==> flow/design.v (excerpt) <==
module mac_unit(input clk,en,clr,
                input [15:0]a,b,
                output [39:0]c);
clock: 7.58 ns
lec_check: 0
abc_area: 1
cap_margin: 25
cell_pad_in_sites_detail_placement: 1
cell_pad_in_sites_global_placement: 1
core_margin: 2
core_utilization: 27
cts_cluster_size: 34
gpl_routability_driven: 0
max_routing_layer: met4
place_density: 0.63
setup_slack_margin: -0.46
slew_margin: 20
run.sh (not shown) runs the stock make flow with config.mk's settings and CLKGATE_MAP_FILE=.
The baseline finished with negative setup slack left.
Change:
- CAP_MARGIN: 25 -> 5
- CELL_PAD_IN_SITES_DETAIL_PLACEMENT: 1 -> 0
- CORE_UTILIZATION: 27 -> 72
- CTS_CLUSTER_SIZE: 34 -> 17
- PLACE_DENSITY: 0.63 -> not set
- SETUP_SLACK_MARGIN: -0.46 -> -0.49
- clock period: 7.58 -> 6.93 ns (I/O delays scaled with it)
What happened:
- The changed run died in 3_1_place_gp_skip_io, error GPL-0301
- synthesized area is unchanged
- die area shrinks by 62%
- synthesized cell count stays the same
Change:
- CAP_MARGIN: 5 -> 25
- CELL_PAD_IN_SITES_GLOBAL_PLACEMENT: 1 -> 0
- CTS_CLUSTER_DIAMETER: not set -> 97
- CTS_CLUSTER_SIZE: 17 -> 34
- PLACE_DENSITY: not set -> 0.63
- SETUP_SLACK_MARGIN: -0.49 -> -0.46
- clock period: 6.93 -> 12.3 ns (I/O delays scaled with it)
The new run produced a layout that fails on negative setup slack.
Area after synthesis does not change.
Die size is unchanged.
Synthesized cell count stays the same.
Change:
- CELL_PAD_IN_SITES_GLOBAL_PLACEMENT: 0 -> 1
- CORE_MARGIN: 2 -> 4
- CORE_UTILIZATION: 72 -> 70
- CTS_CLUSTER_DIAMETER: 97 -> not set
- clock period: 12.3 -> 7.58 ns (I/O delays scaled with it)
This time the run died in 3_1_place_gp_skip_io on GPL-0301.
Die size goes up by a little under a tenth.
Synthesized area is unchanged.
Synthesized cell count does not change.

---

run A:
Starting RTL as in the previous note.
Design mac_unit, start of the top module:
module mac_unit(input clk,en,clr,
                input [15:0]a,b,
                output [39:0]c);
wire [31:0]temp1;
mul_16x16 m1(clk,a,b,temp1);
accumulator a1(clk,en,clr,temp1,c);
endmodule
make LEC_CHECK=0 ABC_AREA=1 CAP_MARGIN=20 CORE_MARGIN=2 CORE_UTILIZATION=72 CTS_CLUSTER_DIAMETER=218 CTS_CLUSTER_SIZE=79 PLACE_DENSITY_LB_ADDON=0.08 SLEW_MARGIN=20 finish   # period 11.7 ns
To summarise run A: no stage aborted, but the layout did not pass its checks, failing on negative setup slack.
#### Input delta (run B over run A)
Settings: PLACE_DENSITY_LB_ADDON: 0.08 -> unset; ABC_AREA: 1 -> unset; CTS_CLUSTER_DIAMETER: 218 -> unset; CORE_UTILIZATION: 72 -> 13; CTS_CLUSTER_SIZE: 79 -> unset; the clock period (ns, I/O delays scaled along): 11.7 -> 19.7.
Notes after the runs:
Out of run A and run B, the only run to close with the timing, DRC and antenna checks passing was run B.
Run A had finished all stages when the layout checks came back failing, citing negative setup slack.
Max inverter tally of the final layout excluding the clock network across run A and run B: run A
Core utilization at floorplan delta for run B relative to run A: 60 points lower
Run A and run B ended up with nearly the same worst hold slack.
Changes in run C relative to run B:
Settings: CORE_UTILIZATION: 13 -> 37; the clock period (ns, I/O delays scaled along): 19.7 -> 13.5.
Findings:
- Run C completed every stage of the flow, and the final layout passed the timing, DRC and antenna checks.
- The worst hold slack was comparable across run C and run B.
- Going from run B to run C, instance area after placement down 6.1%, logic gate fraction of the total cell area up 4.1 points.
#### Input delta (run D over run C)
Settings: CAP_MARGIN changed from 20 to 35; PLACE_DENSITY newly set to 0.41; CORE_ASPECT_RATIO newly set to 0.93; CTS_CLUSTER_SIZE newly set to 98; GPL_ROUTABILITY_DRIVEN newly set to 0; CORE_MARGIN changed from 2 to 8; SLEW_MARGIN changed from 20 to 5; HOLD_SLACK_MARGIN newly set to 0.28; TNS_END_PERCENT newly set to 5; CORE_UTILIZATION changed from 37 to 61; SETUP_SLACK_MARGIN newly set to 0.01; CTS_CLUSTER_DIAMETER newly set to 310.
==> results <==
- Run D reached the final stage; the timing, DRC and antenna checks on its layout passed.
- The flow did not stop early for run C: all stages ran, and the layout cleared the timing, DRC and antenna checks.
- Global-route usage was higher in the run labelled run D.
- Between run C and run D, layout-stage area growth over the synthesis result decreased.
- Met2 layer wire length in the routed design: run D vs run C down about 6%
- Against run C, run D reports a number of cells upsized or downsized after cts that is lower.
- The standard cells in run D occupy less silicon area than those in run C do.

---

mac_unit again, from the RTL that the note above started with.
export LEC_CHECK = 0
export ABC_AREA = 1
export CAP_MARGIN = 0
export CORE_MARGIN = 2
export CORE_UTILIZATION = 72
export CTS_CLUSTER_DIAMETER = 82
export CTS_CLUSTER_SIZE = 97
export HOLD_SLACK_MARGIN = -0.09
export PLACE_DENSITY = 0.66
export SETUP_SLACK_MARGIN = -0.65
export SLEW_MARGIN = 20
create_clock -name core_clock -period 11.4 [get_ports {clk}]
The starting point ran to the end with violations: setup timing.
Next try:
==> flow/config.mk (replaced) <==
export PLATFORM = sky130hd
export DESIGN_NAME = mac_unit
export DESIGN_NICKNAME = mac_unit
export VERILOG_FILES = /design/flow/design.v
export SDC_FILE = /design/flow/constraint.sdc
export NUM_CORES = 4
export LEC_CHECK = 0
export CAP_MARGIN = 20
export CORE_MARGIN = 2
export CORE_UTILIZATION = 40
export SLEW_MARGIN = 20
==> flow/constraint.sdc (replaced) <==
create_clock -name core_clock -period 9.88 [get_ports {clk}]
set_input_delay 1.9760 -clock core_clock [delete_from_list [all_inputs] [get_ports {clk}]]
set_output_delay 1.9760 -clock core_clock [all_outputs]
set_load 0.01 [all_outputs]
The new run finished but failed the layout checks on setup timing.
Synthesized area came out lower by 9.4%.
Final cell count went down by 16%.
Die size went up by 61%.
Next try:
--- a/flow/config.mk
+++ b/flow/config.mk
@@ -9,3 +9,4 @@
 export CORE_MARGIN = 2
-export CORE_UTILIZATION = 40
+export CORE_UTILIZATION = 57
+export SETUP_SLACK_MARGIN = 2.65
 export SLEW_MARGIN = 20
==> flow/constraint.sdc (replaced) <==
create_clock -name core_clock -period 9.96 [get_ports {clk}]
set_input_delay 1.9920 -clock core_clock [delete_from_list [all_inputs] [get_ports {clk}]]
set_output_delay 1.9920 -clock core_clock [all_outputs]
set_load 0.01 [all_outputs]
What happened: The changed run finished but fails on setup timing; routed wire length came out higher by 4.8%; sequential share of layout area came out lower by 0.14 points; cell area came out higher by 0.78%.
Next try:
--- a/flow/config.mk
+++ b/flow/config.mk
@@ -7,6 +7,10 @@
 export LEC_CHECK = 0
-export CAP_MARGIN = 20
+export CAP_MARGIN = 5
 export CORE_MARGIN = 2
-export CORE_UTILIZATION = 57
-export SETUP_SLACK_MARGIN = 2.65
+export CORE_UTILIZATION = 68
+export CTS_CLUSTER_DIAMETER = 29
+export CTS_CLUSTER_SIZE = 86
+export HOLD_SLACK_MARGIN = -0.08
+export MAX_ROUTING_LAYER = met4
+export SETUP_SLACK_MARGIN = 1.23
 export SLEW_MARGIN = 20
The new run completed and failed the layout checks on setup timing.
Routed wire length rose by about 5.5%.
Hold slack hardly moves.
First-iteration DRC count increases by about 9%.
Final cell count went down by about 3.8%.
Via count grows by 2.7%.
Next try:
--- a/flow/config.mk
+++ b/flow/config.mk
@@ -9,7 +9,5 @@
 export CORE_MARGIN = 2
-export CORE_UTILIZATION = 68
+export CORE_UTILIZATION = 65
 export CTS_CLUSTER_DIAMETER = 29
 export CTS_CLUSTER_SIZE = 86
-export HOLD_SLACK_MARGIN = -0.08
-export MAX_ROUTING_LAYER = met4
 export SETUP_SLACK_MARGIN = 1.23
What happened: The changed run finished but fails on setup timing; routed wire length is lower by a few percent; worst hold slack improved by 0.0041 ns; clock-buffer cell count does not change; global-route usage drops by 4.4 points; maximum frequency decreases slightly; utilization shrinks by 2.7 points; sequential share of layout area went down by 0.16 points; critical path depth climbs by 2; design area goes up slightly.
